[design/flow/run.sh]
#!/bin/bash
# the make line also repeats each setting of config.mk as NAME=value (left out here)
make -C /OpenROAD-flow-scripts/flow DESIGN_CONFIG=/design/flow/config.mk WORK_HOME=/design/flow/orfs CLKGATE_MAP_FILE= finish
[design/flow/config.mk]
export PLATFORM = sky130hd
export DESIGN_NAME = top_button_handler
export DESIGN_NICKNAME = top_button_handler
export VERILOG_FILES = /design/flow/design.v
export SDC_FILE = /design/flow/constraint.sdc
export NUM_CORES = 4
export LEC_CHECK = 0
export ABC_AREA = 1
export CAP_MARGIN = 10
export CELL_PAD_IN_SITES_DETAIL_PLACEMENT = 1
export CELL_PAD_IN_SITES_GLOBAL_PLACEMENT = 0
export CORE_ASPECT_RATIO = 0.83
export CORE_MARGIN = 3
export CORE_UTILIZATION = 31
export CTS_CLUSTER_SIZE = 30
export GPL_ROUTABILITY_DRIVEN = 1
export GPL_TIMING_DRIVEN = 0
export HOLD_SLACK_MARGIN = 0.02
export MAX_ROUTING_LAYER = met4
export MIN_ROUTING_LAYER = met2
export PLACE_DENSITY_LB_ADDON = 0.13
export SETUP_SLACK_MARGIN = 2.14
export SLEW_MARGIN = 20
export TNS_END_PERCENT = 70
[design/flow/design.v]
`timescale 1ns / 1ps
module button_debounce(
    input clk,
    input rst,
    input button_in,
    output reg button_flag
);
    reg [1:0] sync;           
    reg stable_state;         
    reg [19:0] counter;       
    localparam DEBOUNCE_TIME = 20'd125;    
    always @(posedge clk or posedge rst) begin
        if (rst) begin
            sync <= 2'b11;
            stable_state <= 1'b1;
            button_flag <= 1'b0;
            counter <= 20'd0;
        end else begin
            sync[1] <= sync[0];
            sync[0] <= button_in;
            if (sync[0] == sync[1]) begin
                if (sync[0] != stable_state) begin
                    if (counter == DEBOUNCE_TIME) begin
                        stable_state <= sync[0];
                        if (stable_state == 1'b0) begin
                            button_flag <= 1'b1;
                        end
                    end else begin
                        counter <= counter + 1;
                    end
                end else begin
                    counter <= 0;
                    button_flag <= 1'b0;
                end
            end else begin
                counter <= 0;
            end
        end
    end
endmodule
`timescale 1ns / 1ps
    module LCD_display(
        input clk,
        input rst,
        input update,               
        input [3:0] sw_p,
        input [127:0] line1,        
        input [127:0] line2,        
        input flag_counter,
        output reg rs,
        output reg rw,
        output reg en,
        output reg [7:0] data
    );
        reg [3:0] state;
        reg [27:0] delay_counter;
        reg [4:0] char_index;  
        localparam INIT        = 4'd0;
        localparam DISPLAY_ON  = 4'd1;
        localparam CLEAR_ON    = 4'd2;
        localparam SET_CURSOR1 = 4'd3;
        localparam WRITE_LINE1 = 4'd4;
        localparam SET_CURSOR2 = 4'd5;
        localparam WRITE_LINE2 = 4'd6;
        localparam IDLE        = 4'd7;
        localparam CHECK_UPDATE = 4'd8;  
        always @(posedge clk or posedge rst) begin
            if (rst) begin
                rs <= 0; rw <= 0; en <= 0;
                data <= 8'b0;
                state <= INIT;
                delay_counter <= 0;
                char_index <= 0;
            end else begin
                delay_counter <= delay_counter + 1;
                case (state)
                    INIT: begin
                        if (delay_counter <= 5) begin
                            en <= 1; rs <= 0; rw <= 0; data <= 8'b00111000;  
                        end else if (delay_counter < 10) begin
                            en <= 0;
                        end else begin
                            delay_counter <= 0;
                            state <= DISPLAY_ON;
                        end
                    end
                    DISPLAY_ON: begin
                        if (delay_counter <= 5) begin
                            en <= 1; rs <= 0; rw <= 0; data <= 8'b00001100;  
                        end else if (delay_counter < 10) begin
                            en <= 0;
                        end else begin
                            delay_counter <= 0;
                            state <= CLEAR_ON;
                        end
                    end
                    CLEAR_ON: begin
                        if (delay_counter <= 5) begin
                            en <= 1; rs <= 0; rw <= 0; data <= 8'b00000001;  
                        end else if (delay_counter < 10) begin
                            en <= 0;
                        end else begin
                            delay_counter <= 0;
                            state <= SET_CURSOR1;
                        end
                    end
                    SET_CURSOR1: begin
                        if (delay_counter <= 5) begin
                            en <= 1; rs <= 0; rw <= 0; data <= 8'b10000000;  
                        end else if (delay_counter < 10) begin
                            en <= 0;
                        end else begin
                            delay_counter <= 0;
                            state <= WRITE_LINE1;
                        end
                    end
                    WRITE_LINE1: begin
                        if (char_index < 16) begin
                            if (delay_counter <= 5) begin
                                en <= 1; rs <= 1; rw <= 0; data <= (line1 >> (8 * (15 - char_index))) & 8'hFF;  
                            end else if (delay_counter < 10) begin
                                en <= 0;
                            end else begin
                                delay_counter <= 0;
                                char_index <= char_index + 1;
                            end
                        end else begin
                            delay_counter <= 0;
                            char_index <= 0;
                            state <= SET_CURSOR2;
                        end
                    end
                    SET_CURSOR2: begin
                        if (delay_counter <= 5) begin
                            en <= 1; rs <= 0; rw <= 0; data <= 8'b11000000;  
                        end else if (delay_counter < 10) begin
                            en <= 0;
                        end else begin
                            delay_counter <= 0;
                            state <= WRITE_LINE2;
                        end
                    end
                    WRITE_LINE2: begin
                        if (char_index < 16) begin
                            if (delay_counter <= 5) begin
                                en <= 1; rs <= 1; rw <= 0; data <= (line2 >> (8 * (15 - char_index))) & 8'hFF;  
                            end else if (delay_counter < 10) begin
                                en <= 0;
                            end else begin
                                delay_counter <= 0;
                                char_index <= char_index + 1;
                            end
                        end else begin
                            delay_counter <= 0;
                            char_index <= 0;
                            state <= IDLE;
                        end
                    end
                    IDLE: begin
                        en <= 0;
                        if (update || sw_p[0] || sw_p[1] || sw_p[2] || sw_p[3]) begin
                            state <= CHECK_UPDATE;
                            delay_counter <= 0;
                        end
                        else if (!update || !sw_p[0] || !sw_p[2] || !sw_p[3]) begin
                            state <= CHECK_UPDATE;
                            delay_counter <= 0;
                        end
                    end
                    CHECK_UPDATE: begin
                       if(delay_counter >= 1250) begin
                         state <= CLEAR_ON;
                         delay_counter <= 0;
                        end
                    end
                endcase
            end
        end
    endmodule
`timescale 1ns / 1ps
module top_button_handler(
    input wire clk,
    input wire rst,
    input wire [3:0] btn,                
    input wire [3:0] sw_p,               
    input wire sw_au,                    
    input wire update_money,
    output reg [3:0] seg_0_data,         
    output reg [3:0] seg_1_data,         
    output reg [3:0] seg_2_data,         
    output reg [3:0] seg_3_data,          
    output wire rs, rw, en,
    output reg [3:0] led,
    output wire [7:0] data
);
    localparam SHOW_TIME = 62500;        
    localparam SHOW_STEP = 12500;        
    reg [7:0] product_count_ready[4:0];  
    reg [7:0] money;                
    reg [7:0] price[4:0];               
    reg [7:0] price_to_pay;                
    reg [7:0] unit;                
    reg [7:0] dozen;                
    reg [7:0] product_count_current;       
    reg [7:0] selected_product;            
    reg [3:0] flag_led;
    integer i;                           
    reg [127:0] lcd_line1;               
    reg [127:0] lcd_line2;                
    reg [31:0] counter;
    reg [1:0] flag_counter;
    reg [7:0] count_down;
    reg [7:0] pcc_n;                     
    reg [7:0] ptp_n;                     
    reg [7:0] unit_n;
    reg [7:0] dozen_n;
    reg [7:0] pcr_n;                     
    wire btn0_flag, btn1_flag, btn2_flag, btn3_flag;
    button_debounce db0 (.clk(clk), .rst(rst), .button_in(btn[0]), .button_flag(btn0_flag));
    button_debounce db1 (.clk(clk), .rst(rst), .button_in(btn[1]), .button_flag(btn1_flag));
    button_debounce db2 (.clk(clk), .rst(rst), .button_in(btn[2]), .button_flag(btn2_flag));
    button_debounce db3 (.clk(clk), .rst(rst), .button_in(btn[3]), .button_flag(btn3_flag));
    LCD_display lcd_inst (
        .clk(clk),
        .rst(rst),
        .line1(lcd_line1),
        .line2(lcd_line2),
        .rs(rs),
        .rw(rw),
        .en(en),
        .data(data),
        .update(sw_au),
        .sw_p(sw_p),
        .flag_counter(flag_counter[0])
    );
    always @(posedge clk) begin
        case (sw_p)
            4'b0001: begin
                selected_product <= 8'd0;  
                flag_led <= 4'b0001;
            end
            4'b0010: begin
                selected_product <= 8'd1;  
                flag_led <= 4'b0010;
            end
            4'b0100: begin
                selected_product <= 8'd2;  
                flag_led <= 4'b0100;
            end
            4'b1000: begin
                selected_product <= 8'd3;  
                flag_led <= 4'b1000;
            end
            4'b0000: begin
                selected_product <= 8'd4;
                flag_led <= 4'b0000;
            end
            default: begin
                selected_product <= 8'd5;  
                flag_led <= 4'b0000;
            end
        endcase
    end
    always @(posedge clk or posedge rst) begin
        if (rst) begin
            money <= 8'd0;
            price[0] <= 8'd0;  
            price[1] <= 8'd0;  
            price[2] <= 8'd0;  
            price[3] <= 8'd0;  
            price[4] <= 8'd0;  
            counter <= 32'd0;
            flag_counter <= 2'd0;
            product_count_current <= 8'd0;
            price_to_pay <= 8'd0;
            count_down <= 8'd0;
            unit <= 8'd0;
            dozen <= 8'd0;
            for (i = 0; i <= 4; i = i + 1) begin
                product_count_ready[i] <= 8'd0;  
            end
            lcd_line1 <= 128'd0;
            lcd_line2 <= 128'd0;
            seg_0_data <= 4'd0;
            seg_1_data <= 4'd0;
            seg_2_data <= 4'd0;
            seg_3_data <= 4'd0;
            led <= 4'd0;
            pcc_n = 8'd0;
            ptp_n = 8'd0;
            unit_n = 8'd0;
            dozen_n = 8'd0;
            pcr_n = 8'd0;
        end else begin
            pcc_n = product_count_current;
            ptp_n = price_to_pay;
            unit_n = unit;
            dozen_n = dozen;
            pcr_n = 8'd0;
            seg_0_data <= money % 10;
            seg_1_data <= (money / 10) % 10;
            seg_2_data <= (money / 100) % 10;
            seg_3_data <= (money / 1000) % 10;
            if (sw_au == 0) begin
                if (selected_product != 4 && selected_product != 5) begin
                    pcr_n = product_count_ready[selected_product];
                    if(flag_counter == 1) begin
                         lcd_line1 <= {8'h20, 8'h20, 8'h20, 8'h20, 8'h53, 8'h55, 8'h43, 8'h43, 8'h45, 8'h53, 8'h53, 8'h21, 8'h20, 8'h20, 8'h20, 8'h20};
                         lcd_line2 <= {8'h20, 8'h20, 8'h20, 8'h20, 8'h20, 8'h20, 8'h20, 8'h36 - count_down, 8'h20, 8'h20, 8'h20, 8'h20, 8'h20, 8'h20, 8'h20, 8'h20};
                         if(counter < SHOW_TIME) begin
                            if (counter % SHOW_STEP == 0) begin
                                count_down <= count_down + 1;
                                if (led != 4'b0000)
                                    led <= 4'b0000;
                                else led <= flag_led;
                            end
                            counter <= counter + 1;
                         end else begin
                            counter <= 0;
                            flag_counter <= 0;
                            count_down <= 0;
                            led <= 4'b0000;
                         end
                    end else if (flag_counter == 2) begin
                        lcd_line1 <= {8'h4E, 8'h4F, 8'h54, 8'h20, 8'h45, 8'h4E, 8'h4F, 8'h55, 8'h47, 8'h48, 8'h20, 8'h4D, 8'h4F, 8'h4E, 8'h45, 8'h59};
                        lcd_line2 <= {8'h20, 8'h20, 8'h20, 8'h20, 8'h20, 8'h20, 8'h20, 8'h36 - count_down, 8'h20, 8'h20, 8'h20, 8'h20, 8'h20, 8'h20, 8'h20, 8'h20};
                        if(counter < SHOW_TIME) begin
                             if (counter % SHOW_STEP == 0)
                               count_down <= count_down + 1;
                            counter <= counter + 1;
                         end else begin
                            counter <= 0;
                            flag_counter <= 0;
                            count_down <= 0;
                         end
                       end
                    if (btn0_flag) begin
                        if (pcc_n < 9 && pcc_n < pcr_n)
                            pcc_n = pcc_n + 1;
                        ptp_n = price[selected_product] * pcc_n;
                        unit_n = ptp_n % 10;
                        dozen_n = ptp_n / 10;
                    end
                    if (btn1_flag) begin
                        if (pcc_n > 0)
                            pcc_n = pcc_n - 1;
                        ptp_n = price[selected_product] * pcc_n;
                        unit_n = ptp_n % 10;
                        dozen_n = ptp_n / 10;
                    end
                    if (btn2_flag && pcr_n > 0) begin
                         if (money >= ptp_n && pcc_n > 0) begin
                             money <= money - ptp_n;
                             pcr_n = pcr_n - pcc_n;
                             product_count_ready[selected_product] <= pcr_n;
                             pcc_n = 0;
                             ptp_n = 0;
                             unit_n = 0;
                             dozen_n = 0;
                             flag_counter <= 1;
                         end
                         else if (pcc_n > 0) flag_counter <= 2;
                    end
                    if (flag_counter == 0) begin
                        lcd_line1 <= {8'h52, 8'h65, 8'h61, 8'h64, 8'h79, 8'h3A, 8'h30 + pcr_n,   
                                     8'h20, 8'h50, 8'h72, 8'h69, 8'h63, 8'h65, 8'h3A, 8'h30 + price[selected_product], 8'h20};   
                        if (ptp_n < 10) begin
                            lcd_line2 <= {8'h43, 8'h6F, 8'h75, 8'h6E, 8'h74, 8'h3A, 8'h30 + pcc_n,   
                                        8'h20, 8'h50, 8'h72, 8'h69, 8'h63, 8'h65, 8'h3A, 8'h30 + ptp_n, 8'h20};   
                        end
                        else begin
                            lcd_line2 <= {8'h43, 8'h6F, 8'h75, 8'h6E, 8'h74, 8'h3A, 8'h30 + pcc_n,   
                                        8'h20, 8'h50, 8'h72, 8'h69, 8'h63, 8'h65, 8'h3A, 8'h30 + dozen_n , 8'h30 + unit_n};   
                        end
                    end
                end
                else if(selected_product == 4) begin  
                    if (btn0_flag && money < 9995) money <= money + 5;
                    if (btn1_flag && money < 9990) money <= money + 10;
                    if (btn2_flag) money <= 0;
                    lcd_line1 <= {8'h50, 8'h31, 8'h3A, 8'h30 + price[0], 8'h24, 8'h5F, 8'h30 + product_count_ready[0],  
                                 8'h20, 8'h20,
                                 8'h50, 8'h32, 8'h3A, 8'h30 + price[1], 8'h24, 8'h5F, 8'h30 + product_count_ready[1]};   
                    lcd_line2 <= {8'h50, 8'h33, 8'h3A, 8'h30 + price[2], 8'h24, 8'h5F, 8'h30 + product_count_ready[2],  
                                 8'h20, 8'h20,
                                 8'h50, 8'h34, 8'h3A, 8'h30 + price[3], 8'h24, 8'h5F, 8'h30 + product_count_ready[3]};   
                end
                else if(selected_product == 5) begin  
                    lcd_line1 <= {8'h4F, 8'h4E, 8'h4C, 8'h59, 8'h5F, 8'h31, 8'h5F, 8'h53, 8'h57, 8'h49, 8'h54, 8'h43, 8'h48, 8'h5F, 8'h4F, 8'h4E};
                    lcd_line2 <= {8'h20, 8'h20, 8'h20, 8'h20, 8'h20, 8'h20, 8'h20,
                                 8'h20, 8'h20, 8'h20, 8'h20, 8'h20, 8'h20, 8'h20, 8'h20, 8'h20};
                end
            end else begin
                 pcc_n = 8'd0;
                 ptp_n = 8'd0;
                if (selected_product != 4 && selected_product != 5) begin
                    if (btn0_flag) begin
                        if (price[selected_product] < 9)
                            price[selected_product] <= price[selected_product] + 1;
                    end
                    else if (btn1_flag) begin
                         if (price[selected_product] > 1)
                            price[selected_product] <= price[selected_product] - 1;
                    end
                    else if (btn2_flag) begin
                        if (product_count_ready[selected_product] < 9) begin
                            product_count_ready[selected_product] <= product_count_ready[selected_product] + 1;
                        end
                    end
                    else if (btn3_flag) begin
                        price[selected_product] <= 0;
                        product_count_ready[selected_product] <= 0;
                    end
                    lcd_line1 <= {8'h20, 8'h20, 8'h41, 8'h44, 8'h4D, 8'h49, 8'h4E, 8'h20, 8'h4D, 8'h4F, 8'h44, 8'h45, 8'h20, 8'h31 + selected_product, 8'h20, 8'h20};
                    lcd_line2 <= {8'h50, 8'h72, 8'h69, 8'h63, 8'h65, 8'h3A, 8'h30 + price[selected_product], 8'h24,  
                                  8'h20, 8'h20, 8'h20,  
                                  8'h4E, 8'h75, 8'h6D, 8'h3A, 8'h30 + product_count_ready[selected_product]};  
                end
                 else begin
                     lcd_line1 <= {8'h20, 8'h20, 8'h41, 8'h44, 8'h4D, 8'h49, 8'h4E,
                                   8'h20, 8'h4D, 8'h4F, 8'h44, 8'h45, 8'h20, 8'h20, 8'h20, 8'h20};
                     lcd_line2 <= {8'h20, 8'h20, 8'h20, 8'h20, 8'h20, 8'h20, 8'h20,
                                   8'h20, 8'h20, 8'h20, 8'h20, 8'h20, 8'h20, 8'h20, 8'h20, 8'h20};
                 end
            end
            product_count_current <= pcc_n;
            price_to_pay <= ptp_n;
            unit <= unit_n;
            dozen <= dozen_n;
        end
    end
endmodule
[design/flow/constraint.sdc]
create_clock -name core_clock -period 32.1 [get_ports {clk}]
set_input_delay 6.4200 -clock core_clock [delete_from_list [all_inputs] [get_ports {clk}]]
set_output_delay 6.4200 -clock core_clock [all_outputs]
set_load 0.01 [all_outputs]
==> run summary, run 1 <==
Synthesis Warnings - 5
Most frequent cell after synthesis - sky130_fd_sc_hd__nand2_1
Aoi/oai-family share of the synthesized area - 13.5%
Number of synthesized register bits - 474
Simple-gate portion of the synthesized area - 35.2%
Clock buffer depth - 3
Routability-driven placement congestion ratio - 1.06
Setup repair after global routing missed its margin - false
Max-Slew Margin vs Limit - 17.6%
Slowest Stage Delay on Critical Path - 0.46 ns
Path type of the worst min-delay path - flop to flop
Slowest stage cell on the critical path - sky130_fd_sc_hd__dfrtp_1
# Cells Yosys - 5311
Most common reg cell - sky130_fd_sc_hd__dfrtp_1
H-tree Lvls - 2
Post-synth ARST share - 98.5%
CP Launch Type - flop
Count of max-cap constraint violations - 0
Final antenna-violating net count - 0
Crit end category - flop
Netlist Area Pre-Place - 38300 µm²
Portion of netlist area occupied by mux cells - 0.0523%
Startpoint of the worst register-to-register path - counter[20]$_DFFE_PP0P_
Run status - complete, no violations
Count of input and output buffers - 34
Number of placement rows - 116
Total half-perimeter wirelength after legalization and detailed placement - 109000 µm
CP dominant cell by count - sky130_fd_sc_hd__nand2_4
Final TNS setup - 0 ns
Avg Inst Size Synth - 7.21 µm²
Full die area - 128000 µm²
DR iter-0 viols - 7837
Floorplan utilization - 31.5%
Max Clock Freq - 54.7 MHz
Netlist cell types - 93
Number of flops mapped to enable cells by yosys - 0
Yosys adder share - 5.35%
Number of antenna violations at the first check in global routing - 0
Clock tree from TritonCTS - done
Transition time of the tightest slew-check pin - 1.24 ns
Count of hold buffers inserted by post-cts repair - 0
Fraction of the cycle the final worst path needs - 57.0%
Number of top-level pins - 43
Later-pin clock latency in the skew report - 0.75 ns
Top post-synthesis cells by count - sky130_fd_sc_hd__nand2_1 (1119), sky130_fd_sc_hd__inv_1 (667), sky130_fd_sc_hd__nor2_1 (532), sky130_fd_sc_hd__dfrtp_1 (453), sky130_fd_sc_hd__o21ai_0 (389)
Stages on worst setup path - 138
Flop2flop setup slack - 13.81 ns
Worst R2R End - led[0]$_DFFE_PP0P_
Fraction of synthesized cell area in xor and xnor cells - 4.86%
Area of the placeable core - 121000 µm²
Area share of the leading cell type in the synthesized netlist - 29.6%
Number of buffers created by CTS - 61
Endpoint of the worst hold path - db2.sync[1]$_DFF_PP1_
First-pass GRT wire length - 238000 µm
Total vias in the final route - 51.1k
Worst path bufs/invs - 21
Fraction of the core area covered by cells at the end of the flow - 35.3%
Total grt overflow - 0
CP Data Required Time - 32.73 ns
Final setup skew - 0.0363 ns
Reg clk slew, reported paths - 0.06 ns
Detail-routed net length per standard cell - 21.9 µm
Top Usage Layer GRT - met3
Drt drc - 0
Min-delay src - db2.sync[0]$_DFF_PP1_
Die outline width - 392 µm
Met3 track utilization from global routing - 51.0%
Number of detailed-routing iterations run before antenna repair - 10
Worst r2r path cells - 138
CTS root buffer - sky130_fd_sc_hd__clkbuf_16
Vias per Instance - 7.22
Critical path class - flop to flop
Fin nets - 5582
Critical-path maximum fanout - 10
Global-route met1 utilization - 0%
Overall die height - 326 µm
Number of sinks driven by the clock tree - 474
Startpoint of the worst setup timing path - counter[20]$_DFFE_PP0P_
Pin count of the biggest net entering global routing - 93
Global routing usage summed across all routing layers - 38.4%
Total routed wirelength - 155000 µm
Top cells by area - sky130_fd_sc_hd__dfrtp_1 (30%), sky130_fd_sc_hd__nand2_1 (11%), sky130_fd_sc_hd__inv_1 (6.5%)
Cell taking the most area after synthesis - sky130_fd_sc_hd__dfrtp_1
CTS-repair resized insts - 0
Number of slew-limit violations in the final report - 0
Worst Hold Depth - 0
Final count of negative-setup-slack endpoints - 0
Capture point of the worst path - led[0]$_DFFE_PP0P_
Dominant non-sequential cell family after synthesis - simple AND/OR/NAND/NOR gates
Yosys stat chip area - 38300 µm²
Met2 routing resource usage after global routing - 42.0%
Area growth from synthesis to layout - 12.2%
OpenROAD warning count - 53
Final Hold Violation Tally - 0
Cell count after synthesis - 5311
Number of global-route vias before repair - 57.9k
Shortest period the worst path allows - 18.29 ns
Data arrival time of the critical path - 18.91 ns
Post-CTS Setup Bufs - 0
Gate family responsible for the most delay along the worst path - simple AND/OR/NAND/NOR gates
Fraction of the yosys area taken by sequential cells - 30.9%
[final cells by class]
cell class | instances | area, µm²
timing repair buffer | 42 | 512
sequential | 474 | 11800
inverter | 759 | 3000
clock inverter | 26 | 282
clock buffer | 90 | 1750
multi-input combinational | 3922 | 22700
buffer | 162 | 880
fill | 15100 | 78600
antenna | 10 | 25.0
tap | 1593 | 1990
[through the flow]
| step | hold slack, ns | setup slack (ns) | std cells | instance area [µm²] |
|---|---|---|---|---|
| 2_1_floorplan | 0.367 | 12.68 | 5317 | 38300 |
| 3_3_place_gp | 0.373 | 4.95 | 6944 | 40600 |
| 3_5_place_dp | 0.376 | 14.22 | 6949 | 40800 |
| 4_1_cts | 0.385 | 14.16 | 7065 | 42800 |
| 5_1_grt | 0.391 | 11.84 | 7068 | 42900 |
| 6_report | 0.383 | 13.81 | 7078 | 42900 |
[routing by layer]
metal	up-vias	share of wire [%]
met1	18000	0
met3	1323	43
li1	17300	-
met2	14400	47
met5	-	0
met4	0	9.9
==> run 2, diff against run 1 <==
- CAP_MARGIN: 10 -> 15
- CELL_PAD_IN_SITES_DETAIL_PLACEMENT: 1 -> unset
- CELL_PAD_IN_SITES_GLOBAL_PLACEMENT: 0 -> unset
- CORE_ASPECT_RATIO: 0.83 -> unset
- CORE_MARGIN: 3 -> 2
- CORE_UTILIZATION: 31 -> 72
- CTS_CLUSTER_DIAMETER: unset -> 98
- CTS_CLUSTER_SIZE: 30 -> 19
- GPL_ROUTABILITY_DRIVEN: 1 -> unset
- GPL_TIMING_DRIVEN: 0 -> unset
- HOLD_SLACK_MARGIN: 0.02 -> unset
- MAX_ROUTING_LAYER: met4 -> unset
- MIN_ROUTING_LAYER: met2 -> unset
- PLACE_DENSITY_LB_ADDON: 0.13 -> unset
- SETUP_SLACK_MARGIN: 2.14 -> -1.38
- SLEW_MARGIN: 20 -> 40
- TNS_END_PERCENT: 70 -> unset
- clock period: 32.1 -> 13.9 ns (I/O delays scaled with it)
==> run summary, run 2 <==
Run status - finished with violations
Layout check fault list - negative setup slack
Total vias in the final route - 40.8k
Avg Inst Size Synth - 7.21 µm²
Startpoint of the worst register-to-register path - counter[27]$_DFFE_PP0P_
Critical-path maximum fanout - 8
Routability-driven placement congestion ratio - 0.990
Capture point of the worst path - count_down[2]$_DFFE_PP0P_
Top cells by area - sky130_fd_sc_hd__dfrtp_1 (30%), sky130_fd_sc_hd__nand2_1 (11%), sky130_fd_sc_hd__inv_1 (6.5%)
Number of sinks driven by the clock tree - 474
Fraction of the yosys area taken by sequential cells - 30.9%
Max Clock Freq - 57.9 MHz
CP Launch Type - flop
Data arrival time of the critical path - 17.86 ns
Number of top-level pins - 43
Clock tree from TritonCTS - done
Number of antenna violations at the first check in global routing - 1
Detail-routed net length per standard cell - 18.9 µm
Count of input and output buffers - 34
Crit end category - flop
Top post-synthesis cells by count - sky130_fd_sc_hd__nand2_1 (1119), sky130_fd_sc_hd__inv_1 (667), sky130_fd_sc_hd__nor2_1 (532), sky130_fd_sc_hd__dfrtp_1 (453), sky130_fd_sc_hd__o21ai_0 (389)
Max-Slew Margin vs Limit - 38.5%
OpenROAD warning count - 60
Worst path bufs/invs - 30
CP Data Required Time - 14.48 ns
Portion of netlist area occupied by mux cells - 0.0523%
Number of slew-limit violations in the final report - 0
Netlist Area Pre-Place - 38300 µm²
Area share of the leading cell type in the synthesized netlist - 29.6%
Global routing usage summed across all routing layers - 38.2%
Total grt overflow - 0
Aoi/oai-family share of the synthesized area - 13.5%
Netlist cell types - 93
Slowest stage cell on the critical path - sky130_fd_sc_hd__dfrtp_1
Final Hold Violation Tally - 0
Full die area - 55000 µm²
Path type of the worst min-delay path - flop to flop
Worst Hold Depth - 0
Cell count after synthesis - 5311
Gate family responsible for the most delay along the worst path - simple AND/OR/NAND/NOR gates
Number of detailed-routing iterations run before antenna repair - 8
Post-synth ARST share - 98.5%
Pin count of the biggest net entering global routing - 106
Flop2flop setup slack - -3.38 ns
Critical path class - flop to flop
DR iter-0 viols - 5241
CP dominant cell by count - sky130_fd_sc_hd__nand2_4
Yosys stat chip area - 38300 µm²
Number of synthesized register bits - 474
Startpoint of the worst setup timing path - counter[27]$_DFFE_PP0P_
Die outline width - 235 µm
Endpoint of the worst hold path - db1.sync[1]$_DFF_PP1_
First-pass GRT wire length - 172000 µm
Number of flops mapped to enable cells by yosys - 0
Fraction of the cycle the final worst path needs - 124%
Simple-gate portion of the synthesized area - 35.2%
Total half-perimeter wirelength after legalization and detailed placement - 77300 µm
Min-delay src - db1.sync[0]$_DFF_PP1_
CTS root buffer - sky130_fd_sc_hd__clkbuf_16
DP Worst Slack - -1.97 ns
Count of hold buffers inserted by post-cts repair - 0
Most frequent cell after synthesis - sky130_fd_sc_hd__nand2_1
Fraction of the core area covered by cells at the end of the flow - 87.5%
Transition time of the tightest slew-check pin - 0.919 ns
Number of global-route vias before repair - 36.3k
# Cells Yosys - 5311
Final antenna-violating net count - 0
Dominant non-sequential cell family after synthesis - simple AND/OR/NAND/NOR gates
Reg clk slew, reported paths - 0.10 ns
Floorplan utilization - 72.8%
Vias per Instance - 6.21
Later-pin clock latency in the skew report - 0.67 ns
Number of buffers created by CTS - 31
Fraction of synthesized cell area in xor and xnor cells - 4.86%
Synthesis Warnings - 5
Fin nets - 6019
Final count of negative-setup-slack endpoints - 12
Setup repair after global routing missed its margin - true
Stages on worst setup path - 155
Worst R2R End - count_down[2]$_DFFE_PP0P_
Yosys adder share - 5.35%
Final setup skew - 0.0438 ns
Final-layout fill cell count - 2863
Slowest Stage Delay on Critical Path - 0.42 ns
Shortest period the worst path allows - 17.28 ns
Area growth from synthesis to layout - 20.1%
Number of placement rows - 84
Most common reg cell - sky130_fd_sc_hd__dfrtp_1
Clock buffer depth - 3
Worst r2r path cells - 155
Cell taking the most area after synthesis - sky130_fd_sc_hd__dfrtp_1
H-tree Lvls - 1
Drt drc - 0
Count of max-cap constraint violations - 0
Total routed wirelength - 124000 µm
Area of the placeable core - 52600 µm²
Overall die height - 235 µm
Smallest setup slack after layout - -3.38 ns
==> run 2: stage by stage <==
step	cell area (µm²)	instances	TNS [ns]	hold WS [ns]
after floorplan	38300	5317	-9.74	0.367
after global placement	42900	6415	-17.82	0.366
after detailed placement	42900	6416	-23.21	0.366
after CTS	44100	6485	-21.63	0.384
after global routing	46000	6572	-58.95	0.390
final	46000	6573	-39.96	0.382
==> run 2: final cells by class <==
type	instances	area, µm²	share of cell area, %
multi-input combinational	3931	23800	51.9
sequential	474	11800	25.8
timing repair buffer	662	5450	11.9
inverter	759	3000	6.53
tap	688	861	1.87
clock buffer	51	851	1.85
clock inverter	7	113	0.245
antenna	1	2.50	0.00545
==> run 2: routing by layer <==
metal | vias to the layer above | track usage, % | wire, µm
met2 | 2657 | 64.7 | 58500
met3 | 777 | 6.50 | 12000
met1 | 19100 | 47.8 | 45600
met5 | - | 0 | 12
met4 | 2 | 17.3 | 8260
li1 | 18300 | - | -
==> run 2: what timing repair did <==
action | CTS | global route
cloned | 4 | 7
resized | 27 | 259
setup buffers | 7 | 79
pin swaps | 21 | 170
endpoints found under the setup margin | 12 | 12
==> run 3, diff against run 2 <==
- ABC_AREA: 1 -> 0
- CAP_MARGIN: 15 -> 10
- CELL_PAD_IN_SITES_DETAIL_PLACEMENT: unset -> 1
- CELL_PAD_IN_SITES_GLOBAL_PLACEMENT: unset -> 0
- CORE_ASPECT_RATIO: unset -> 0.83
- CORE_MARGIN: 2 -> 3
- CORE_UTILIZATION: 72 -> 31
- CTS_CLUSTER_DIAMETER: 98 -> unset
- CTS_CLUSTER_SIZE: 19 -> 30
- GPL_ROUTABILITY_DRIVEN: unset -> 1
- GPL_TIMING_DRIVEN: unset -> 0
- HOLD_SLACK_MARGIN: unset -> 0.02
- MAX_ROUTING_LAYER: unset -> met4
- MIN_ROUTING_LAYER: unset -> met1
- PLACE_DENSITY_LB_ADDON: unset -> 0.13
- SETUP_SLACK_MARGIN: -1.38 -> 2.14
- SLEW_MARGIN: 40 -> 20
- TNS_END_PERCENT: unset -> 70
- clock period: 13.9 -> 32.1 ns (I/O delays scaled with it)
==> run summary, run 3 <==
Run status - complete, no violations
Stages on worst setup path - 68
Number of synthesized register bits - 474
DR iter-0 viols - 2617
Netlist Area Pre-Place - 38200 µm²
Setup repair after global routing missed its margin - false
Shortest period the worst path allows - 22.61 ns
Drt drc - 0
Yosys stat chip area - 38200 µm²
CP Data Required Time - 32.62 ns
Dominant non-sequential cell family after synthesis - AND-OR/OR-AND gates
Slowest stage cell on the critical path - sky130_fd_sc_hd__a211oi_1
Area growth from synthesis to layout - 11.5%
Data arrival time of the critical path - 23.13 ns
Count of input and output buffers - 34
Flop2flop setup slack - 9.49 ns
Crit end category - flop
Max Clock Freq - 44.2 MHz
Number of detailed-routing iterations run before antenna repair - 5
Total non-filler cell area in the finished layout - 42600 µm²
Pin count of the biggest net entering global routing - 99
Worst Hold Depth - 0
Critical-path maximum fanout - 10
Final Hold Violation Tally - 0
Startpoint of the worst setup timing path - counter[29]$_DFFE_PP0P_
Netlist cell types - 146
Top cells by area - sky130_fd_sc_hd__dfrtp_1 (30%), sky130_fd_sc_hd__nor2_1 (5.4%), sky130_fd_sc_hd__nand2_1 (4.8%)
Final count of negative-setup-slack endpoints - 0
Top post-synthesis cells by count - sky130_fd_sc_hd__nor2_1 (547), sky130_fd_sc_hd__nand2_1 (484), sky130_fd_sc_hd__dfrtp_1 (453), sky130_fd_sc_hd__a21oi_1 (301), sky130_fd_sc_hd__o21ai_0 (281)
Simple-gate portion of the synthesized area - 20.7%
Min-delay src - db3.sync[0]$_DFF_PP1_
Area share of the leading cell type in the synthesized netlist - 29.6%
Die outline width - 392 µm
Detail-routed net length per standard cell - 22.1 µm
CP dominant cell by count - sky130_fd_sc_hd__a21oi_1
Count of max-cap constraint violations - 0
Count of hold buffers inserted by post-cts repair - 0
Area of the placeable core - 121000 µm²
H-tree Lvls - 2
Fraction of the yosys area taken by sequential cells - 31.0%
Clock tree from TritonCTS - done
CTS root buffer - sky130_fd_sc_hd__clkbuf_16
Number of global-route vias before repair - 36.0k
Floorplan utilization - 31.5%
Worst r2r path cells - 68
Endpoint of the worst hold path - db3.sync[1]$_DFF_PP1_
Total routed wirelength - 141000 µm
Routability-driven placement congestion ratio - 0.964
Number of flops mapped to enable cells by yosys - 0
Most common reg cell - sky130_fd_sc_hd__dfrtp_1
Aoi/oai-family share of the synthesized area - 24.9%
Number of antenna violations at the first check in global routing - 5
Number of slew-limit violations in the final report - 0
CTS-repair resized insts - 0
Cell count after placement - 6281
OpenROAD warning count - 53
Gate family responsible for the most delay along the worst path - AND-OR/OR-AND gates
Post-CTS Setup Bufs - 0
Later-pin clock latency in the skew report - 0.65 ns
Worst R2R End - count_down[4]$_DFFE_PP0P_
Worst path bufs/invs - 5
CP Launch Type - flop
Clock buffer depth - 3
Total vias in the final route - 36.2k
# Cells Yosys - 4642
Capture point of the worst path - count_down[4]$_DFFE_PP0P_
Fraction of the cycle the final worst path needs - 70.4%
Slowest Stage Delay on Critical Path - 0.70 ns
Post-synth ARST share - 98.5%
Number of top-level pins - 43
Max-Slew Margin vs Limit - 20.8%
Fraction of synthesized cell area in xor and xnor cells - 7.75%
Final TNS setup - 0 ns
Cell taking the most area after synthesis - sky130_fd_sc_hd__dfrtp_1
Cell count after synthesis - 4642
Number of sinks driven by the clock tree - 474
Final antenna-violating net count - 0
Fin nets - 4904
Final setup skew - 0.0458 ns
Number of placement rows - 116
Total half-perimeter wirelength after legalization and detailed placement - 108000 µm
Path type of the worst min-delay path - flop to flop
Transition time of the tightest slew-check pin - 1.16 ns
Placed instance area - 40800 µm²
Final-layout fill cell count - 14.5k
Synthesis Warnings - 5
Portion of netlist area occupied by mux cells - 5.48%
Total grt overflow - 0
Yosys adder share - 5.73%
Most frequent cell after synthesis - sky130_fd_sc_hd__nor2_1
Reg clk slew, reported paths - 0.06 ns
Full die area - 128000 µm²
Startpoint of the worst register-to-register path - counter[29]$_DFFE_PP0P_
Non-filler cells in the finished layout - 6383
Number of buffers created by CTS - 54
First-pass GRT wire length - 220000 µm
Vias per Instance - 5.67
Avg Inst Size Synth - 8.24 µm²
Global routing usage summed across all routing layers - 22.3%
Overall die height - 326 µm
Critical path class - flop to flop
==> run 3: routing by layer <==
layer | vias to the layer above | wire length (µm) | share of wire [%] | track usage, %
li1 | 17000 | - | - | -
met1 | 18200 | 73200 | 52 | 33.7
met2 | 768 | 57100 | 40 | 30.8
met3 | 154 | 8130 | 5.8 | 3.78
met4 | 0 | 2870 | 2.0 | 4.64
met5 | - | 0 | 0 | -
==> run 3: stage by stage <==
stage	worst slack (ns)	hold WS, ns	utilization [%]
3_3_place_gp	5.48	0.374	33.4
4_1_cts	9.70	0.384	35.1
2_1_floorplan	12.68	0.367	-
6_report	9.49	0.381	35.1
3_5_place_dp	9.82	0.375	33.6
5_1_grt	7.40	0.387	35.1
==> run 3: layout make-up <==
cell class                 count  area [µm²]  area share [%]
clock buffer                  80        1630            3.83
timing repair buffer          40         483            1.13
buffer                       257        1050            2.46
inverter                     179         679            1.59
clock inverter                20         209           0.490
antenna                        2        5.00          0.0117
sequential                   474       11800            27.8
tap                         1593        1990            4.68
multi-input combinational   3738       24700            58.0
==> run 4, diff against run 3 <==
- ABC_AREA: 0 -> 1
- CAP_MARGIN: 10 -> 20
- CELL_PAD_IN_SITES_DETAIL_PLACEMENT: 1 -> unset
- CELL_PAD_IN_SITES_GLOBAL_PLACEMENT: 0 -> unset
- CORE_ASPECT_RATIO: 0.83 -> unset
- CORE_MARGIN: 3 -> 2
- CORE_UTILIZATION: 31 -> 52
- CTS_CLUSTER_SIZE: 30 -> 99
- GPL_ROUTABILITY_DRIVEN: 1 -> unset
- GPL_TIMING_DRIVEN: 0 -> unset
- HOLD_SLACK_MARGIN: 0.02 -> unset
- MAX_ROUTING_LAYER: met4 -> unset
- MIN_ROUTING_LAYER: met1 -> unset
- PLACE_DENSITY_LB_ADDON: 0.13 -> unset
- SETUP_SLACK_MARGIN: 2.14 -> unset
- TNS_END_PERCENT: 70 -> unset
- clock period: 32.1 -> 17.1 ns (I/O delays scaled with it)
==> run summary, run 4 <==
Transition time of the tightest slew-check pin - 1.04 ns
Full die area - 75800 µm²
First-pass GRT wire length - 171000 µm
CTS root buffer - sky130_fd_sc_hd__clkbuf_16
Flop2flop setup slack - 0.87 ns
Fin nets - 5747
CP Launch Type - flop
Cell taking the most area after synthesis - sky130_fd_sc_hd__dfrtp_1
DP Worst Slack - 0.0597 ns
Dominant non-sequential cell family after synthesis - simple AND/OR/NAND/NOR gates
Area share of the leading cell type in the synthesized netlist - 29.6%
Yosys adder share - 5.35%
Die outline width - 275 µm
Endpoint of the worst hold path - price[4][0]$_DFFE_PP0P_
Later-pin clock latency in the skew report - 0.64 ns
Avg Inst Size Synth - 7.21 µm²
Final setup skew - 0.0431 ns
Fraction of synthesized cell area in xor and xnor cells - 4.86%
Smallest setup slack after layout - 0.868 ns
H-tree Lvls - 2
OpenROAD warning count - 56
Capture point of the worst path - led[0]$_DFFE_PP0P_
Number of antenna violations at the first check in global routing - 0
Total grt overflow - 0
Cell count after synthesis - 5311
Worst Hold Depth - 0
Worst r2r path cells - 145
Path type of the worst min-delay path - flop to flop
Run status - complete, no violations
Aoi/oai-family share of the synthesized area - 13.5%
Number of placement rows - 99
Worst path bufs/invs - 24
Total routed wirelength - 107000 µm
Netlist cell types - 93
Simple-gate portion of the synthesized area - 35.2%
Clock buffer depth - 3
Fraction of the cycle the final worst path needs - 94.9%
Critical path class - flop to flop
Number of synthesized register bits - 474
Top cells by area - sky130_fd_sc_hd__dfrtp_1 (30%), sky130_fd_sc_hd__nand2_1 (11%), sky130_fd_sc_hd__inv_1 (6.5%)
Shortest period the worst path allows - 16.23 ns
Final count of negative-setup-slack endpoints - 0
Detail-routed net length per standard cell - 16.2 µm
Count of input and output buffers - 34
Stages on worst setup path - 145
Total half-perimeter wirelength after legalization and detailed placement - 77200 µm
Slowest stage cell on the critical path - sky130_fd_sc_hd__dfrtp_2
Number of buffers created by CTS - 54
Reg clk slew, reported paths - 0.07 ns
Placed instance area - 40800 µm²
Slowest Stage Delay on Critical Path - 0.44 ns
Number of global-route vias before repair - 33.1k
Most common reg cell - sky130_fd_sc_hd__dfrtp_1
Number of flops mapped to enable cells by yosys - 0
Cell count after placement - 6391
Pin count of the biggest net entering global routing - 172
# Cells Yosys - 5311
Number of top-level pins - 43
Total vias in the final route - 35.5k
Max-Slew Margin vs Limit - 30.7%
CP dominant cell by count - sky130_fd_sc_hd__nand2_4
Most frequent cell after synthesis - sky130_fd_sc_hd__nand2_1
Yosys stat chip area - 38300 µm²
Synthesis Warnings - 5
Portion of netlist area occupied by mux cells - 0.0523%
Non-filler cells in the finished layout - 6593
Final TNS setup - 0 ns
Top post-synthesis cells by count - sky130_fd_sc_hd__nand2_1 (1119), sky130_fd_sc_hd__inv_1 (667), sky130_fd_sc_hd__nor2_1 (532), sky130_fd_sc_hd__dfrtp_1 (453), sky130_fd_sc_hd__o21ai_0 (389)
Worst R2R End - led[0]$_DFFE_PP0P_
Final antenna-violating net count - 0
Data arrival time of the critical path - 16.77 ns
CP Data Required Time - 17.64 ns
Area of the placeable core - 73000 µm²
Startpoint of the worst register-to-register path - counter[21]$_DFFE_PP0P_
Routability-driven placement congestion ratio - 0.920
Startpoint of the worst setup timing path - counter[21]$_DFFE_PP0P_
Vias per Instance - 5.38
Max Clock Freq - 61.6 MHz
Netlist Area Pre-Place - 38300 µm²
Count of max-cap constraint violations - 0
Final Hold Violation Tally - 0
Critical-path maximum fanout - 12
Floorplan utilization - 52.5%
DR iter-0 viols - 2476
Total non-filler cell area in the finished layout - 44500 µm²
Drt drc - 0
Number of sinks driven by the clock tree - 474
Fraction of the yosys area taken by sequential cells - 30.9%
Overall die height - 275 µm
Crit end category - flop
Area growth from synthesis to layout - 16.4%
Min-delay src - price[4][0]$_DFFE_PP0P_
Clock tree from TritonCTS - done
Number of slew-limit violations in the final report - 0
Gate family responsible for the most delay along the worst path - simple AND/OR/NAND/NOR gates
Number of detailed-routing iterations run before antenna repair - 5
Post-synth ARST share - 98.5%
Global routing usage summed across all routing layers - 27.6%
## run 4: per-stage QoR
step,hold WS [ns],util [%]
6_report,0.377,61.0
5_1_grt,0.389,61.0
4_1_cts,0.380,58.7
3_5_place_dp,0.366,56.0
3_3_place_gp,0.366,56.0
2_1_floorplan,0.367,-
## run 4: layer usage
| layer | vias up | part of all wire [%] | wire length, µm | GRT usage [%] |
|---|---|---|---|---|
| met5 | - | 0 | 0 | 0 |
| met4 | 0 | 3.0 | 3160 | 8.69 |
| met3 | 177 | 5.3 | 5630 | 3.05 |
| met2 | 860 | 46 | 48900 | 45.0 |
| met1 | 16600 | 46 | 49000 | 38.5 |
| li1 | 17800 | - | - | - |
## run 4: final cells by class
type                    instances  area [µm²]
clock buffers                  69        1540
clock inverters                33         435
flip-flops and latches        474       11800
repair buffers                363        3000
inverters                     759        3000
fillers                      6831       28400
diodes                          1        2.50
well taps                     959        1200
multi-input cells            3935       23500
## run 4: what timing repair did
| action | in CTS | in global routing |
|---|---|---|
| hold buffers | 0 | 0 |
| buffers inserted | 0 | 84 |
| resized | 0 | 183 |
| endpoints found under the setup margin | 0 | 12 |
==> run 5, diff against run 4 <==
- ABC_AREA: 1 -> unset
- CORE_UTILIZATION: 52 -> 61
- CTS_CLUSTER_SIZE: 99 -> unset
- SETUP_SLACK_MARGIN: unset -> 4.11
- clock period: 17.1 -> 15.9 ns (I/O delays scaled with it)
==> run summary, run 5 <==
Data arrival time of the critical path - 18.44 ns
Total routed wirelength - 124000 µm
Slowest Stage Delay on Critical Path - 0.52 ns
# Cells Yosys - 4642
Min-delay src - price[4][7]$_DFFE_PP0P_
Number of synthesized register bits - 474
Fraction of the core area covered by cells at the end of the flow - 81.1%
Number of sinks driven by the clock tree - 474
Area share of the leading cell type in the synthesized netlist - 29.6%
Number of detailed-routing iterations run before antenna repair - 7
Shortest period the worst path allows - 17.90 ns
Simple-gate portion of the synthesized area - 20.7%
Number of flops mapped to enable cells by yosys - 0
CP Data Required Time - 16.44 ns
Slowest stage cell on the critical path - sky130_fd_sc_hd__or4b_4
Worst Hold Depth - 0
Final TNS setup - -22.83 ns
Overall die height - 254 µm
Count of max-cap constraint violations - 0
Final-layout fill cell count - 4069
Number of buffers created by CTS - 51
Netlist Area Pre-Place - 38200 µm²
Capture point of the worst path - count_down[4]$_DFFE_PP0P_
Top cells by area - sky130_fd_sc_hd__dfrtp_1 (30%), sky130_fd_sc_hd__nor2_1 (5.4%), sky130_fd_sc_hd__nand2_1 (4.8%)
Antenna Cells - 0
Floorplan utilization - 61.9%
OpenROAD warning count - 60
Fin nets - 5530
Endpoint of the worst hold path - price[4][7]$_DFFE_PP0P_
Detail-routed net length per standard cell - 19.8 µm
Most frequent cell after synthesis - sky130_fd_sc_hd__nor2_1
Startpoint of the worst register-to-register path - counter[20]$_DFFE_PP0P_
Run status - finished with violations
Area growth from synthesis to layout - 31.1%
Startpoint of the worst setup timing path - counter[20]$_DFFE_PP0P_
Vias per Instance - 6.35
Clock buffer depth - 3
Dominant non-sequential cell family after synthesis - AND-OR/OR-AND gates
Stages on worst setup path - 77
Critical path class - flop to flop
Flop2flop setup slack - -2.00 ns
Total vias in the final route - 39.7k
Final Hold Violation Tally - 0
Number of top-level pins - 43
Path type of the worst min-delay path - flop to flop
Critical-path maximum fanout - 8
Final antenna-violating net count - 0
Number of slew-limit violations in the final report - 0
Avg Inst Size Synth - 8.24 µm²
Worst r2r path cells - 77
FF+latch area - 11900 µm²
Number of placement rows - 91
Max Clock Freq - 55.9 MHz
Drt drc - 0
Final setup skew - 0.0635 ns
Top post-synthesis cells by count - sky130_fd_sc_hd__nor2_1 (547), sky130_fd_sc_hd__nand2_1 (484), sky130_fd_sc_hd__dfrtp_1 (453), sky130_fd_sc_hd__a21oi_1 (301), sky130_fd_sc_hd__o21ai_0 (281)
Gate family responsible for the most delay along the worst path - AND-OR/OR-AND gates
Post-synth ARST share - 98.5%
Number of global-route vias before repair - 36.9k
Die outline width - 254 µm
H-tree Lvls - 2
Synthesis Warnings - 5
DR iter-0 viols - 3924
CP Launch Type - flop
Placed instance area - 44500 µm²
CP dominant cell by count - sky130_fd_sc_hd__buf_4
Area of the placeable core - 61800 µm²
Later-pin clock latency in the skew report - 0.67 ns
Yosys stat chip area - 38200 µm²
Aoi/oai-family share of the synthesized area - 24.9%
Fraction of the cycle the final worst path needs - 113%
Pin count of the biggest net entering global routing - 164
Worst path bufs/invs - 14
Smallest setup slack after layout - -2.00 ns
Clock tree from TritonCTS - done
Final count of negative-setup-slack endpoints - 12
Setup repair after global routing missed its margin - true
Total grt overflow - 0
Count of input and output buffers - 34
Yosys adder share - 5.73%
Multi-input combinational cell area - 27300 µm²
Full die area - 64700 µm²
Total non-filler cell area in the finished layout - 50100 µm²
Portion of netlist area occupied by mux cells - 5.48%
Global routing usage summed across all routing layers - 35.9%
Reg clk slew, reported paths - 0.06 ns
Fraction of synthesized cell area in xor and xnor cells - 7.75%
Fraction of the yosys area taken by sequential cells - 31.0%
Routability-driven placement congestion ratio - 0.933
Cell taking the most area after synthesis - sky130_fd_sc_hd__dfrtp_1
Cell count after synthesis - 4642
First-pass GRT wire length - 190000 µm
Transition time of the tightest slew-check pin - 1.18 ns
Layout check fault list - negative setup slack
CTS root buffer - sky130_fd_sc_hd__clkbuf_16
Most common reg cell - sky130_fd_sc_hd__dfrtp_1
Max-Slew Margin vs Limit - 19.4%
Worst R2R End - count_down[4]$_DFFE_PP0P_
Total half-perimeter wirelength after legalization and detailed placement - 81400 µm
Crit end category - flop
Netlist cell types - 146
Number of antenna violations at the first check in global routing - 1
run 5: metrics by stage:
step / hold slack (ns) / setup slack (ns) / instances
floorplan: 0.367 / -1.33 / 4648
global placement: 0.365 / -2.05 / 5959
detailed placement: 0.367 / -2.22 / 5959
CTS: 0.381 / -1.40 / 6158
global route: 0.390 / -2.76 / 6250
finish: 0.379 / -2.00 / 6250
run 5: layout make-up:
class	count	share of cell area (%)
timing repair buffer	923	14.5
clock buffer	74	3.04
multi-input combinational	3741	54.5
tap	837	2.09
inverter	179	1.35
clock inverter	22	0.839
sequential	474	23.7
run 5: per-layer routing:
layer  vias to the layer above  share of wire [%]  global-route usage, %
met4                         0                4.4                   13.6
li1                      18300                  -                      -
met3                       434                8.2                   6.22
met2                      1838                 47                   58.6
met1                     19100                 41                   47.8
met5                         -                  0                      0
run 5: repair_timing:
item / in CTS / in global routing
hold buffers: 0 / 0
gates cloned: 2 / 2
pin swaps: 117 / 116
gates resized: 237 / 205
setup endpoints to repair: 83 / 27
buffers inserted: 101 / 90
==> run 6, diff against run 5 <==
- ABC_AREA: unset -> 1
- CELL_PAD_IN_SITES_DETAIL_PLACEMENT: unset -> 1
- CELL_PAD_IN_SITES_GLOBAL_PLACEMENT: unset -> 2
- CORE_ASPECT_RATIO: unset -> 0.83
- CORE_MARGIN: 2 -> 3
- CORE_UTILIZATION: 61 -> 31
- CTS_CLUSTER_SIZE: unset -> 22
- GPL_ROUTABILITY_DRIVEN: unset -> 0
- GPL_TIMING_DRIVEN: unset -> 1
- MAX_ROUTING_LAYER: unset -> met5
- MIN_ROUTING_LAYER: unset -> met2
- PLACE_DENSITY_LB_ADDON: unset -> 0.13
- SETUP_SLACK_MARGIN: 4.11 -> unset
- TNS_END_PERCENT: unset -> 70
- clock period: 15.9 -> 11.8 ns (I/O delays scaled with it)
==> run summary, run 6 <==
Fraction of the yosys area taken by sequential cells - 30.9%
Startpoint of the worst register-to-register path - counter[21]$_DFFE_PP0P_
Worst r2r path cells - 143
Final antenna-violating net count - 0
Reg clk slew, reported paths - 0.07 ns
Netlist cell types - 93
Post-synth ARST share - 98.5%
Aoi/oai-family share of the synthesized area - 13.5%
Total routed wirelength - 153000 µm
Met2 routing resource usage after global routing - 37.0%
Fraction of synthesized cell area in xor and xnor cells - 4.86%
Stages on worst setup path - 143
Number of global-route vias before repair - 63.3k
Later-pin clock latency in the skew report - 0.69 ns
Count of max-cap constraint violations - 0
CP Launch Type - flop
Vias per Instance - 6.95
DR iter-0 viols - 5745
Final-layout fill cell count - 15.0k
Most common reg cell - sky130_fd_sc_hd__dfrtp_1
Startpoint of the worst setup timing path - counter[21]$_DFFE_PP0P_
Smallest setup slack after layout - -4.12 ns
Slowest stage cell on the critical path - sky130_fd_sc_hd__dfrtp_1
Final TNS setup - -48.87 ns
Overall die height - 326 µm
Worst path bufs/invs - 25
CP dominant cell by count - sky130_fd_sc_hd__nand2_4
Number of detailed-routing iterations run before antenna repair - 13
Final Hold Violation Tally - 0
Simple-gate portion of the synthesized area - 35.2%
Crit end category - flop
Total vias in the final route - 54.1k
Slowest Stage Delay on Critical Path - 0.41 ns
Critical-path maximum fanout - 8
Final count of negative-setup-slack endpoints - 12
Portion of netlist area occupied by mux cells - 0.0523%
Count of input and output buffers - 34
Number of flops mapped to enable cells by yosys - 0
Full die area - 128000 µm²
Pin count of the biggest net entering global routing - 149
Clock tree from TritonCTS - done
Flop2flop setup slack - -4.12 ns
Netlist Area Pre-Place - 38300 µm²
Layout check fault list - negative setup slack
Area share of the leading cell type in the synthesized netlist - 29.6%
Number of buffers created by CTS - 57
OpenROAD warning count - 62
Fraction of the cycle the final worst path needs - 135%
CP Data Required Time - 12.38 ns
Most frequent cell after synthesis - sky130_fd_sc_hd__nand2_1
Shortest period the worst path allows - 15.92 ns
# Cells Yosys - 5311
Top post-synthesis cells by count - sky130_fd_sc_hd__nand2_1 (1119), sky130_fd_sc_hd__inv_1 (667), sky130_fd_sc_hd__nor2_1 (532), sky130_fd_sc_hd__dfrtp_1 (453), sky130_fd_sc_hd__o21ai_0 (389)
Min-delay src - db3.sync[0]$_DFF_PP1_
Worst Hold Depth - 0
Clock buffer depth - 3
Number of top-level pins - 43
Area of the placeable core - 121000 µm²
Total grt overflow - 0
H-tree Lvls - 2
Total half-perimeter wirelength after legalization and detailed placement - 108000 µm
Yosys stat chip area - 38300 µm²
Top Usage Layer GRT - met3
Number of placement rows - 116
Drt drc - 0
Dominant non-sequential cell family after synthesis - simple AND/OR/NAND/NOR gates
CTS root buffer - sky130_fd_sc_hd__clkbuf_16
Setup repair after global routing missed its margin - true
Max-Slew Margin vs Limit - 10.8%
Met3 track utilization from global routing - 53.3%
Floorplan utilization - 31.5%
Global routing usage summed across all routing layers - 35.2%
Count of hold buffers inserted by post-cts repair - 0
Avg Inst Size Synth - 7.21 µm²
Final setup skew - 0.0579 ns
Cell count after synthesis - 5311
Top cells by area - sky130_fd_sc_hd__dfrtp_1 (30%), sky130_fd_sc_hd__nand2_1 (11%), sky130_fd_sc_hd__inv_1 (6.5%)
Global-route met1 utilization - 0%
Detail-routed net length per standard cell - 19.6 µm
Worst R2R End - led[1]$_DFFE_PP0P_
Number of synthesized register bits - 474
Data arrival time of the critical path - 16.50 ns
Max Clock Freq - 62.8 MHz
Run status - finished with violations
Number of antenna violations at the first check in global routing - 0
Cell taking the most area after synthesis - sky130_fd_sc_hd__dfrtp_1
Gate family responsible for the most delay along the worst path - simple AND/OR/NAND/NOR gates
Critical path class - flop to flop
Capture point of the worst path - led[1]$_DFFE_PP0P_
Transition time of the tightest slew-check pin - 1.32 ns
First-pass GRT wire length - 236000 µm
Die outline width - 392 µm
Fin nets - 6287
WHS - 0.381 ns
Area growth from synthesis to layout - 34.9%
Number of sinks driven by the clock tree - 474
Yosys adder share - 5.35%
Path type of the worst min-delay path - flop to flop
Endpoint of the worst hold path - db3.sync[1]$_DFF_PP1_
Synthesis Warnings - 5
Number of slew-limit violations in the final report - 0
-- run 6: through the flow --
stage	utilization [%]	std cells	setup slack (ns)	area, µm²
2_1_floorplan	-	5317	-2.93	38300
3_3_place_gp	37.2	7497	-4.03	45300
3_5_place_dp	37.2	7497	-4.51	45300
4_1_cts	40.6	7689	-3.63	49400
5_1_grt	42.5	7768	-5.31	51600
6_report	42.5	7781	-4.12	51600
-- run 6: layout make-up --
cell class	count	area, µm²	share of cell area (%)
Antenna cell	13	32.5	0.0630
Tap cell	1593	1990	3.86
Timing Repair Buffer	899	7250	14.0
Clock inverter	28	430	0.833
Inverter	759	3060	5.92
Sequential cell	474	11900	22.9
Multi-Input combinational cell	3936	25400	49.2
Clock buffer	79	1630	3.15
-- run 6: repair_timing --
action,4_1_cts,5_1_grt
pin swaps,77,206
endpoints found under the hold margin,0,0
setup buffers,71,77
setup endpoints to repair,28,42
resized,315,418
cloned,14,1
-- run 6: metal layers --
layer / share of wire [%] / vias up / wire length [µm]
li1: - / 18800 / -
met1: 0 / 19500 / 0
met2: 49 / 14900 / 74100
met3: 45 / 861 / 68800
met4: 4.8 / 86 / 7300
met5: 1.7 / - / 2560
==> run 7, diff against run 6 <==
- ABC_AREA: 1 -> 0
- CELL_PAD_IN_SITES_DETAIL_PLACEMENT: 1 -> unset
- CTS_CLUSTER_SIZE: 22 -> unset
- GPL_TIMING_DRIVEN: 1 -> 0
- MIN_ROUTING_LAYER: met2 -> unset
- TNS_END_PERCENT: 70 -> 90
==> run summary, run 7 <==
Number of placement rows - 116
Yosys adder share - 5.73%
DR iter-0 viols - 2854
Dominant non-sequential cell family after synthesis - AND-OR/OR-AND gates
CP Launch Type - flop
Max Clock Freq - 53.8 MHz
CTS root buffer - sky130_fd_sc_hd__clkbuf_16
Number of sinks driven by the clock tree - 474
Worst r2r path cells - 78
Later-pin clock latency in the skew report - 0.65 ns
Path type of the worst min-delay path - flop to flop
OpenROAD warning count - 56
Drt drc - 0
Total non-filler cell area in the finished layout - 48300 µm²
Number of flops mapped to enable cells by yosys - 0
Number of global-route vias before repair - 35.8k
Final antenna-violating net count - 0
Top cells by area - sky130_fd_sc_hd__dfrtp_1 (30%), sky130_fd_sc_hd__nor2_1 (5.4%), sky130_fd_sc_hd__nand2_1 (4.8%)
CP Data Required Time - 12.33 ns
Count of input and output buffers - 34
Stages on worst setup path - 78
Setup repair after global routing missed its margin - true
Worst Hold Depth - 0
Number of detailed-routing iterations run before antenna repair - 6
Placed instance area - 41500 µm²
Netlist cell types - 146
Die outline width - 392 µm
Overall die height - 326 µm
Smallest setup slack after layout - -6.79 ns
Shortest period the worst path allows - 18.59 ns
Critical-path maximum fanout - 9
Number of synthesized register bits - 474
Count of max-cap constraint violations - 0
Fraction of the yosys area taken by sequential cells - 31.0%
Area growth from synthesis to layout - 26.4%
Run status - finished with violations
Final Hold Violation Tally - 0
Layout check fault list - negative setup slack
Full die area - 128000 µm²
Aoi/oai-family share of the synthesized area - 24.9%
Total vias in the final route - 36.9k
Capture point of the worst path - count_down[4]$_DFFE_PP0P_
Final setup skew - 0.0449 ns
Number of top-level pins - 43
Max-Slew Margin vs Limit - 25.6%
Detail-routed net length per standard cell - 21.9 µm
DP Worst Slack - -9.63 ns
Data arrival time of the critical path - 19.13 ns
Pin count of the biggest net entering global routing - 33
Startpoint of the worst register-to-register path - counter[27]$_DFFE_PP0P_
Global routing usage summed across all routing layers - 22.4%
Min-delay src - db3.sync[0]$_DFF_PP1_
Total grt overflow - 0
FF+latch area - 11900 µm²
Floorplan utilization - 31.5%
Startpoint of the worst setup timing path - counter[27]$_DFFE_PP0P_
Crit end category - flop
Netlist Area Pre-Place - 38200 µm²
Multi-input combinational cell area - 27500 µm²
Flop2flop setup slack - -6.79 ns
Worst R2R End - count_down[4]$_DFFE_PP0P_
Number of buffers created by CTS - 56
Most frequent cell after synthesis - sky130_fd_sc_hd__nor2_1
Yosys stat chip area - 38200 µm²
Total half-perimeter wirelength after legalization and detailed placement - 110000 µm
H-tree Lvls - 2
Clock buffer depth - 3
Vias per Instance - 5.51
Critical path class - flop to flop
Fraction of synthesized cell area in xor and xnor cells - 7.75%
Clock tree from TritonCTS - done
Number of slew-limit violations in the final report - 0
Transition time of the tightest slew-check pin - 1.11 ns
Post-synth ARST share - 98.5%
Gate family responsible for the most delay along the worst path - AND-OR/OR-AND gates
Slowest stage cell on the critical path - sky130_fd_sc_hd__nor2_1
Fraction of the cycle the final worst path needs - 158%
Number of antenna violations at the first check in global routing - 5
Endpoint of the worst hold path - db3.sync[1]$_DFF_PP1_
Worst path bufs/invs - 15
Portion of netlist area occupied by mux cells - 5.48%
Final-layout fill cell count - 12.5k
Simple-gate portion of the synthesized area - 20.7%
Synthesis Warnings - 5
Final count of negative-setup-slack endpoints - 29
Slowest Stage Delay on Critical Path - 0.55 ns
Avg Inst Size Synth - 8.24 µm²
Area of the placeable core - 121000 µm²
Cell count after synthesis - 4642
Fin nets - 5219
Total routed wirelength - 146000 µm
First-pass GRT wire length - 226000 µm
Reg clk slew, reported paths - 0.06 ns
Top post-synthesis cells by count - sky130_fd_sc_hd__nor2_1 (547), sky130_fd_sc_hd__nand2_1 (484), sky130_fd_sc_hd__dfrtp_1 (453), sky130_fd_sc_hd__a21oi_1 (301), sky130_fd_sc_hd__o21ai_0 (281)
Area share of the leading cell type in the synthesized netlist - 29.6%
# Cells Yosys - 4642
Cell taking the most area after synthesis - sky130_fd_sc_hd__dfrtp_1
Most common reg cell - sky130_fd_sc_hd__dfrtp_1
run 7: layout make-up:
type | instances | share of cell area, %
Inverter | 179 | 1.41
Clock buffer | 77 | 3.31
Antenna cell | 2 | 0.0104
Tap cell | 1593 | 4.12
Clock inverter | 24 | 0.681
Multi-Input combinational cell | 3739 | 56.9
Timing Repair Buffer | 362 | 6.64
Sequential cell | 474 | 24.5
Buffer | 247 | 2.45
run 7: through the flow:
stage                     util, %  hold slack, ns  std cells  setup TNS (ns)
final                        39.8           0.380       6697          -93.20
after detailed placement     34.2           0.375       6294         -535.09
after floorplan                 -           0.367       4648          -83.31
after global routing         39.8           0.387       6696         -115.15
after CTS                    38.5           0.382       6581          -93.46
after global placement       33.8           0.372       6275         -843.93
run 7: layer usage:
layer	track usage, %	wire (µm)
met2	32.5	61400
met4	4.12	2500
met1	34.9	75200
met3	3.06	7270
met5	0	14
run 7: what timing repair did:
| action | 4_1_cts | 5_1_grt |
|---|---|---|
| endpoints found under the setup margin | 118 | 101 |
| pin swaps | 122 | 127 |
| endpoints found under the hold margin | 0 | 0 |
| gates resized | 369 | 162 |
| hold buffers | 0 | 0 |
| gates cloned | 4 | 2 |
| setup buffers | 192 | 109 |
